==> flow/design.v (excerpt) <==
module cordic_sin_cos
(
    input clk,
    input reset_n,
    input i_call,
    input [31:0] i_data,
    output o_done,
    output [31:0] o_cos,
    output [31:0] o_sin
);
Size in the first run: about 4,500 cells after synthesis, ~170 flip-flops, about 100 I/O pins.
export LEC_CHECK = 0
export ABC_AREA = 1
export CAP_MARGIN = 5
export CELL_PAD_IN_SITES_DETAIL_PLACEMENT = 0
export CORE_MARGIN = 2
export CORE_UTILIZATION = 72
export CTS_CLUSTER_SIZE = 42
export GPL_TIMING_DRIVEN = 1
export HOLD_SLACK_MARGIN = 0.03
export MAX_ROUTING_LAYER = met4
export PLACE_DENSITY = 0.65
export SETUP_SLACK_MARGIN = -1.25
export SLEW_MARGIN = 20
create_clock -name core_clock -period 18.6 [get_ports {clk}]
run.sh (not shown) runs the stock make flow with config.mk's settings and CLKGATE_MAP_FILE=.
The first run completed, yet does not pass: negative setup slack.
Rerun with:
Settings changed: CAP_MARGIN 5 to 20, CTS_CLUSTER_SIZE 42 to 14, HOLD_SLACK_MARGIN 0.03 to 0.29, MAX_ROUTING_LAYER met4 to default, PLACE_DENSITY 0.65 to 0.6, SETUP_SLACK_MARGIN -1.25 to 4.09.
Clock period 18.6 ns to 15.8 ns, I/O delays scaled along.
Outcome: Now the flow ended with an error in global routing (5_1_grt); synthesized area does not change; die area stays the same; synthesized cell count is unchanged.
Rerun with:
Settings changed: CORE_UTILIZATION 72 to 51, CTS_CLUSTER_DIAMETER from default to 206, HOLD_SLACK_MARGIN 0.29 to 0.03, PLACE_DENSITY 0.6 to default, PLACE_DENSITY_LB_ADDON from default to 0.11, SETUP_SLACK_MARGIN 4.09 to -1.78.
Clock period 15.8 ns to 26.4 ns, I/O delays scaled along.
=> The new run produced a clean layout; die area goes up by well over a third; synthesized cell count is unchanged; synthesized area is unchanged.

========
Setup of amber:
cordic_sin_cos again, from the RTL that the note above started with.
make LEC_CHECK=0 ABC_AREA=1 CAP_MARGIN=20 CELL_PAD_IN_SITES_DETAIL_PLACEMENT=0 CORE_MARGIN=2 CORE_UTILIZATION=51 CTS_CLUSTER_SIZE=88 GPL_TIMING_DRIVEN=1 HOLD_SLACK_MARGIN=0.03 PLACE_DENSITY_LB_ADDON=0.11 SETUP_SLACK_MARGIN=-2.0 SLEW_MARGIN=20 finish   # period 26.4 ns
amber finished every stage and its layout cleared the timing, DRC and antenna checks.
Here is what was changed in the inputs of nickel compared with amber.
# amber
export LEC_CHECK = 0
export ABC_AREA = 1
export CAP_MARGIN = 20
export CELL_PAD_IN_SITES_DETAIL_PLACEMENT = 0
export CORE_MARGIN = 2
export CORE_UTILIZATION = 51
export CTS_CLUSTER_SIZE = 88
export GPL_TIMING_DRIVEN = 1
export HOLD_SLACK_MARGIN = 0.03
export PLACE_DENSITY_LB_ADDON = 0.11
export SETUP_SLACK_MARGIN = -2.0
export SLEW_MARGIN = 20
create_clock -name core_clock -period 26.4 [get_ports {clk}]
# nickel
export LEC_CHECK = 0
export ABC_AREA = 0
export CAP_MARGIN = 35
export CELL_PAD_IN_SITES_DETAIL_PLACEMENT = 0
export CORE_MARGIN = 2
export CORE_UTILIZATION = 45
export CTS_CLUSTER_DIAMETER = 170
export CTS_CLUSTER_SIZE = 14
export GPL_TIMING_DRIVEN = 1
export HOLD_SLACK_MARGIN = 0.03
export PLACE_DENSITY_LB_ADDON = 0.11
export SETUP_SLACK_MARGIN = -1.77
export SLEW_MARGIN = 20
create_clock -name core_clock -period 26.4 [get_ports {clk}]
--- outcome ---
Compared with amber, in nickel post-synthesis share of cell area spent on and-or and or-and gates moved up. nickel ended up with met1 as its most used routing layer in global routing; amber ended up with met2. In nickel, final setup violation count is higher than in amber. Iteration count of the initial detailed-routing pass, nickel and amber: lower on amber. nickel finished every stage; the final checks, however, were not passed, the failures being setup timing. nickel vs. amber: final estimated routing congestion in global placement now sits lower; final area has increased. amber vs nickel, highest metal layer with signal wires: met4 vs met5. [compare] base=amber new=nickel: first-pass GRT wire length +about 8%; hold slack has increased; synthesized chip area reported by yosys went down about 0.8%. Total stage count of the critical path, nickel and amber: smaller value in nickel.
Input changes introduced in cedar (baseline for comparison: nickel):
# nickel
export LEC_CHECK = 0
export ABC_AREA = 0
export CAP_MARGIN = 35
export CELL_PAD_IN_SITES_DETAIL_PLACEMENT = 0
export CORE_MARGIN = 2
export CORE_UTILIZATION = 45
export CTS_CLUSTER_DIAMETER = 170
export CTS_CLUSTER_SIZE = 14
export GPL_TIMING_DRIVEN = 1
export HOLD_SLACK_MARGIN = 0.03
export PLACE_DENSITY_LB_ADDON = 0.11
export SETUP_SLACK_MARGIN = -1.77
export SLEW_MARGIN = 20
create_clock -name core_clock -period 26.4 [get_ports {clk}]
# cedar
export LEC_CHECK = 0
export ABC_AREA = 1
export CAP_MARGIN = 20
export CELL_PAD_IN_SITES_DETAIL_PLACEMENT = 0
export CORE_MARGIN = 2
export CORE_UTILIZATION = 72
export CTS_CLUSTER_SIZE = 88
export GPL_TIMING_DRIVEN = 1
export HOLD_SLACK_MARGIN = 0.03
export MAX_ROUTING_LAYER = met4
export PLACE_DENSITY_LB_ADDON = 0.11
export SETUP_SLACK_MARGIN = 2.21
export SLEW_MARGIN = 20
create_clock -name core_clock -period 22.8 [get_ports {clk}]
## What came out
- Worst-case setup slack after placement in cedar is 0.052 ns below nickel.
- [compare] base=nickel new=cedar: row count lower, post-CTS setup repair buffer count higher, post-synthesis compound-gate area fraction lower.
- What ended cedar was a tool error in 5_1_grt; the run never finished.
- Looking at cedar and nickel, the sequential cell area fraction in the yosys report is a wash.
For sierra, these inputs were changed with respect to cedar:
# cedar
export LEC_CHECK = 0
export ABC_AREA = 1
export CAP_MARGIN = 20
export CELL_PAD_IN_SITES_DETAIL_PLACEMENT = 0
export CORE_MARGIN = 2
export CORE_UTILIZATION = 72
export CTS_CLUSTER_SIZE = 88
export GPL_TIMING_DRIVEN = 1
export HOLD_SLACK_MARGIN = 0.03
export MAX_ROUTING_LAYER = met4
export PLACE_DENSITY_LB_ADDON = 0.11
export SETUP_SLACK_MARGIN = 2.21
export SLEW_MARGIN = 20
create_clock -name core_clock -period 22.8 [get_ports {clk}]
# sierra
export LEC_CHECK = 0
export ABC_AREA = 1
export CAP_MARGIN = 20
export CORE_MARGIN = 2
export CORE_UTILIZATION = 58
export CTS_CLUSTER_DIAMETER = 378
export MAX_ROUTING_LAYER = met4
export SLEW_MARGIN = 20
create_clock -name core_clock -period 23.3 [get_ports {clk}]
==> results <==
Both conditions hold for sierra: the flow ran to the end and the final layout passed the timing, DRC and antenna checks.
Diff cedar..sierra | count of hold-fix buffers inserted at cts | unchanged
Simple-gate portion of the synthesized area came out exactly the same in cedar and sierra.
From cedar to sierra the numbers moved as follows: height of the die went up, post-CTS setup buffer count went down, post-detailed-placement half-perimeter wirelength went up, routability congestion estimate went down, total number of H-tree levels did not really move.
Reported for cedar and sierra, number of cells in Yosys stat turned out identical to the last digit.
Comparing cedar against sierra, there is no change at all in yosys stat chip area.
~same number of synthesized flops with an enable pin in cedar and sierra
Summary: with cedar as the reference, standard-cell row count in sierra moved up by more than 10%.

========
cordic_sin_cos again, from the RTL that the note above started with.
clock: 26.4 ns
lec_check: 0
abc_area: 1
cap_margin: 5
cell_pad_in_sites_detail_placement: 2
core_margin: 9
core_utilization: 51
cts_cluster_size: 88
gpl_routability_driven: 0
gpl_timing_driven: 1
hold_slack_margin: 0.03
place_density_lb_addon: 0.11
setup_slack_margin: -2.0
slew_margin: 20
tns_end_percent: 85
The first run stopped in detailed placement (DPL-0033).
Rerun with:
CAP_MARGIN = 20   (was 5)
CELL_PAD_IN_SITES_DETAIL_PLACEMENT = 0   (was 2)
CORE_MARGIN = 2   (was 9)
CTS_CLUSTER_SIZE = 14   (was 88)
GPL_ROUTABILITY_DRIVEN = default   (was 0)
SETUP_SLACK_MARGIN = 4.09   (was -2.0)
TNS_END_PERCENT = default   (was 85)
clock period = 15.8 ns   (was 26.4 ns; I/O delays follow)
Outcome: This time the run finished but failed the layout checks on negative setup slack. Synthesized area is unchanged. Synthesized cell count is unchanged. Die size is lower by roughly a tenth.
Rerun with:
CORE_UTILIZATION = 58   (was 51)
CTS_CLUSTER_SIZE = 88   (was 14)
SETUP_SLACK_MARGIN = -1.25   (was 4.09)
clock period = 17.5 ns   (was 15.8 ns; I/O delays follow)
The changed run finished but failed the layout checks on negative setup slack.
Global-route usage went up by 4.4 points.
Setup slack is better by 800 ps.
Register-to-register slack is better by 1800 ps.
Design area goes down by 1.6%.
Wire length went up by 1.2%.
Clock skew hardly moves.
Utilization climbs by 7.7 points.
Via count climbs by 2.8%.

========
== north ==
cordic_sin_cos again, from the RTL that the note above started with.
Settings: LEC_CHECK=0, ABC_AREA=1, CAP_MARGIN=20, CORE_MARGIN=2, CORE_UTILIZATION=70, CTS_CLUSTER_DIAMETER=375, CTS_CLUSTER_SIZE=100, PLACE_DENSITY=0.39, SLEW_MARGIN=20; clock period 21.6 ns.
The flow for north finished, though final verification flagged setup timing.
Input changes introduced in south (baseline for comparison: north):
# north
export LEC_CHECK = 0
export ABC_AREA = 1
export CAP_MARGIN = 20
export CORE_MARGIN = 2
export CORE_UTILIZATION = 70
export CTS_CLUSTER_DIAMETER = 375
export CTS_CLUSTER_SIZE = 100
export PLACE_DENSITY = 0.39
export SLEW_MARGIN = 20
create_clock -name core_clock -period 21.6 [get_ports {clk}]
# south
export LEC_CHECK = 0
export CAP_MARGIN = 20
export CORE_MARGIN = 2
export CORE_UTILIZATION = 40
export SLEW_MARGIN = 20
create_clock -name core_clock -period 30.0 [get_ports {clk}]
Results
Comparing north and south, the one run not ending clean was north.
No crash in north: every stage finished, but the layout fails its final checks due to setup timing.
Looking at top logic cell family in the synthesized netlist, the simple AND/OR/NAND/NOR gates result is from north; the AND-OR/OR-AND gates one comes from south.
Of north and south, north shows the higher count of clock-net buffers in the final layout, with south below it.
north has a higher global routing usage on met1 than south.
Looking only at worst stage delay on the critical path, and setting everything else aside, the lower value of north and south goes to north.
south vs. north: number of detailed-route iterations in the first pass went down by 2.
For hold path depth, south and north come out practically identical.
Where area of the mapped netlist is concerned, north is outperformed by south.
Diff north -> south | setup TNS | increase of 28.36 ns
The setup fix buffers added after clock tree synthesis in south sits 13 below the value recorded for north.
Run comparison: south top layer reached by signal wires met4; north top layer reached by signal wires met5
The number of ordinary and repair buffers in the finished layout in north is 1.7 times that in south.
#### Input delta (east over south)
# south
export LEC_CHECK = 0
export CAP_MARGIN = 20
export CORE_MARGIN = 2
export CORE_UTILIZATION = 40
export SLEW_MARGIN = 20
create_clock -name core_clock -period 30.0 [get_ports {clk}]
# east
export LEC_CHECK = 0
export CAP_MARGIN = 20
export CORE_MARGIN = 2
export CORE_UTILIZATION = 22
export SLEW_MARGIN = 20
create_clock -name core_clock -period 37.0 [get_ports {clk}]
### Flow results
- Going from south to east, final HPWL from detailed placement grew by a few percent.
- Non-clock buffer count (east vs. south) decreases by more than 10%
- Against south as the reference, east delivers a lower met3 track utilization from global routing.
- Of east and south, east shows the higher core area, with south below it.
- From south to east the numbers moved as follows: post-route standard cell area excluding fillers moved up, via count moved down.
- sky130_fd_sc_hd__xnor2_1 as the highest-delay cell along the critical path was reported by east, and sky130_fd_sc_hd__or4b_1 by south.

========
## run 1
cordic_sin_cos again, from the RTL that the note above started with.
export LEC_CHECK = 0
export ABC_AREA = 1
export CAP_MARGIN = 20
export CORE_MARGIN = 2
export CORE_UTILIZATION = 72
export CTS_CLUSTER_DIAMETER = 375
export CTS_CLUSTER_SIZE = 100
export PLACE_DENSITY = 0.39
export SETUP_SLACK_MARGIN = -0.49
export SLEW_MARGIN = 20
create_clock -name core_clock -period 21.6 [get_ports {clk}]
Run 1: flow complete, layout not clean; failing: negative setup slack
Modified inputs, run 2 compared to run 1
# run 1
export LEC_CHECK = 0
export ABC_AREA = 1
export CAP_MARGIN = 20
export CORE_MARGIN = 2
export CORE_UTILIZATION = 72
export CTS_CLUSTER_DIAMETER = 375
export CTS_CLUSTER_SIZE = 100
export PLACE_DENSITY = 0.39
export SETUP_SLACK_MARGIN = -0.49
export SLEW_MARGIN = 20
create_clock -name core_clock -period 21.6 [get_ports {clk}]
# run 2
export LEC_CHECK = 0
export ABC_AREA = 1
export CAP_MARGIN = 20
export CORE_MARGIN = 2
export CORE_UTILIZATION = 72
export CTS_CLUSTER_DIAMETER = 369
export CTS_CLUSTER_SIZE = 95
export PLACE_DENSITY = 0.38
export SLEW_MARGIN = 20
create_clock -name core_clock -period 12.8 [get_ports {clk}]
Results
Run 2 and run 1: no clean run. Run 1 had finished all stages when the layout checks came back failing, citing negative setup slack. Run 2: it failed during 5_1_grt, and the tool reported GRT-0232. Taking run 1 as the reference, in run 2 placed cell area climbed 2700 sq um; summed standard-cell area reported by yosys barely changed. Lower post-cts gate resize count was reported by run 1, not run 2. From run 2 to run 1, die extent in x did not move at all.
Here is what was changed in the inputs of run 3 compared with run 2.
# run 2
export LEC_CHECK = 0
export ABC_AREA = 1
export CAP_MARGIN = 20
export CORE_MARGIN = 2
export CORE_UTILIZATION = 72
export CTS_CLUSTER_DIAMETER = 369
export CTS_CLUSTER_SIZE = 95
export PLACE_DENSITY = 0.38
export SLEW_MARGIN = 20
create_clock -name core_clock -period 12.8 [get_ports {clk}]
# run 3
export LEC_CHECK = 0
export ABC_AREA = 1
export CAP_MARGIN = 20
export CORE_MARGIN = 2
export CORE_UTILIZATION = 58
export CTS_CLUSTER_DIAMETER = 381
export SLEW_MARGIN = 20
export TNS_END_PERCENT = 5
create_clock -name core_clock -period 16.2 [get_ports {clk}]
Findings:
- Taking run 3 as 1.0, run 2 lands at 0.809 on total die size.
- Reported for run 3 and run 2, number of primary I/O pins turned out identical to the last digit.
- Comparing run 3 against run 2, there is no change at all in cts-stage hold buffer count.
- [compare] base=run 2 new=run 3: pre-CTS worst setup slack increased by 2.96 ns relative to the old numbers, post-CTS setup buffer count decreased by 34 relative to the old numbers, starting density of the core decreased by 15 points relative to the old numbers.
- Run 3: all stages done; final checks FAILED (negative setup slack).
- Per the comparison of run 3 with run 2, number of gates resized after CTS -76%; die outline width +11%; number of port buffers ~0 delta; proportion of register bits with asynchronous set or reset after synthesis ~0 delta; final estimated routing congestion in global placement -about 5%.
Setup changes, run 3 to run 4
# run 3
export LEC_CHECK = 0
export ABC_AREA = 1
export CAP_MARGIN = 20
export CORE_MARGIN = 2
export CORE_UTILIZATION = 58
export CTS_CLUSTER_DIAMETER = 381
export SLEW_MARGIN = 20
export TNS_END_PERCENT = 5
create_clock -name core_clock -period 16.2 [get_ports {clk}]
# run 4
export LEC_CHECK = 0
export ABC_AREA = 1
export CAP_MARGIN = 0
export CORE_MARGIN = 2
export CORE_UTILIZATION = 72
export CTS_CLUSTER_SIZE = 11
export PLACE_DENSITY = 0.43
export SLEW_MARGIN = 20
export TNS_END_PERCENT = 10
create_clock -name core_clock -period 16.2 [get_ports {clk}]
==> comparison <==
What the final checks of run 4 revealed, after a flow that finished every stage, was a layout that fails on negative setup slack.
Max-slew headroom at the worst pin, run 4 and run 3, lower one = run 4.
Run 4: worst setup slack after layout is 2.36 ns lower than what run 3 reported.
Going from run 3 to run 4, detailed-route via count moved up, wire length saw an increase, post-route setup TNS lower.
Comparing final area for run 4 and run 3, the bigger number came from run 4.
The final cell count in run 4 sits 1.7% below the value recorded for run 3.
Inputs modified between run 4 and run 5:
# run 4
export LEC_CHECK = 0
export ABC_AREA = 1
export CAP_MARGIN = 0
export CORE_MARGIN = 2
export CORE_UTILIZATION = 72
export CTS_CLUSTER_SIZE = 11
export PLACE_DENSITY = 0.43
export SLEW_MARGIN = 20
export TNS_END_PERCENT = 10
create_clock -name core_clock -period 16.2 [get_ports {clk}]
# run 5
export LEC_CHECK = 0
export CAP_MARGIN = 20
export CORE_MARGIN = 2
export CORE_UTILIZATION = 36
export SLEW_MARGIN = 20
create_clock -name core_clock -period 32.6 [get_ports {clk}]
Findings:
Compared to run 4, run 5 was floorplanned on a bigger die.
Taking run 5 over run 4, the final instance area ratio works out to 0.896.
After detailed routing, run 4 needs more wire than run 5.
In run 5 the global-route met3 utilization turned out 11 points lower than in run 4.
Run 5 was carried through to the last stage, and its layout satisfied the timing, DRC and antenna checks.
The worst-case setup slack after placement number comes out lower for run 4 vs run 5.
In the reports for run 5 and run 4, the smaller area of combinational cells with multiple inputs belongs to run 4.
Relative to run 4, the multi-input combinational cell count of run 5 is lower by 147.
On run 5: number of nets in the layout is about 21% lower than what run 4 gave.
What run 6 does differently from run 5 at the input level:
# run 5
export LEC_CHECK = 0
export CAP_MARGIN = 20
export CORE_MARGIN = 2
export CORE_UTILIZATION = 36
export SLEW_MARGIN = 20
create_clock -name core_clock -period 32.6 [get_ports {clk}]
# run 6
export LEC_CHECK = 0
export CAP_MARGIN = 20
export CORE_MARGIN = 2
export CORE_UTILIZATION = 65
export CTS_CLUSTER_DIAMETER = 377
export MAX_ROUTING_LAYER = met4
export SLEW_MARGIN = 20
create_clock -name core_clock -period 23.3 [get_ports {clk}]
Results
Run 6 never completed, since it errored out during 5_1_grt. Compared with run 5, in run 6 chip area estimate from yosys synthesis has remained practically unchanged; number of placed instances with taps included has increased. Run 6 vs run 5: width of the die down in run 6. Run 5 -> run 6: number of buffers on the longest clock path delta 0, exact match. Run 6: total cell area at the placement stage is 16% higher than what run 5 reported. Number of cells in Yosys stat came out exactly the same in run 6 and run 5. Per the comparison of run 6 with run 5, floorplan-stage core utilization has increased, number of placement rows decreased by 26 relative to the old numbers.
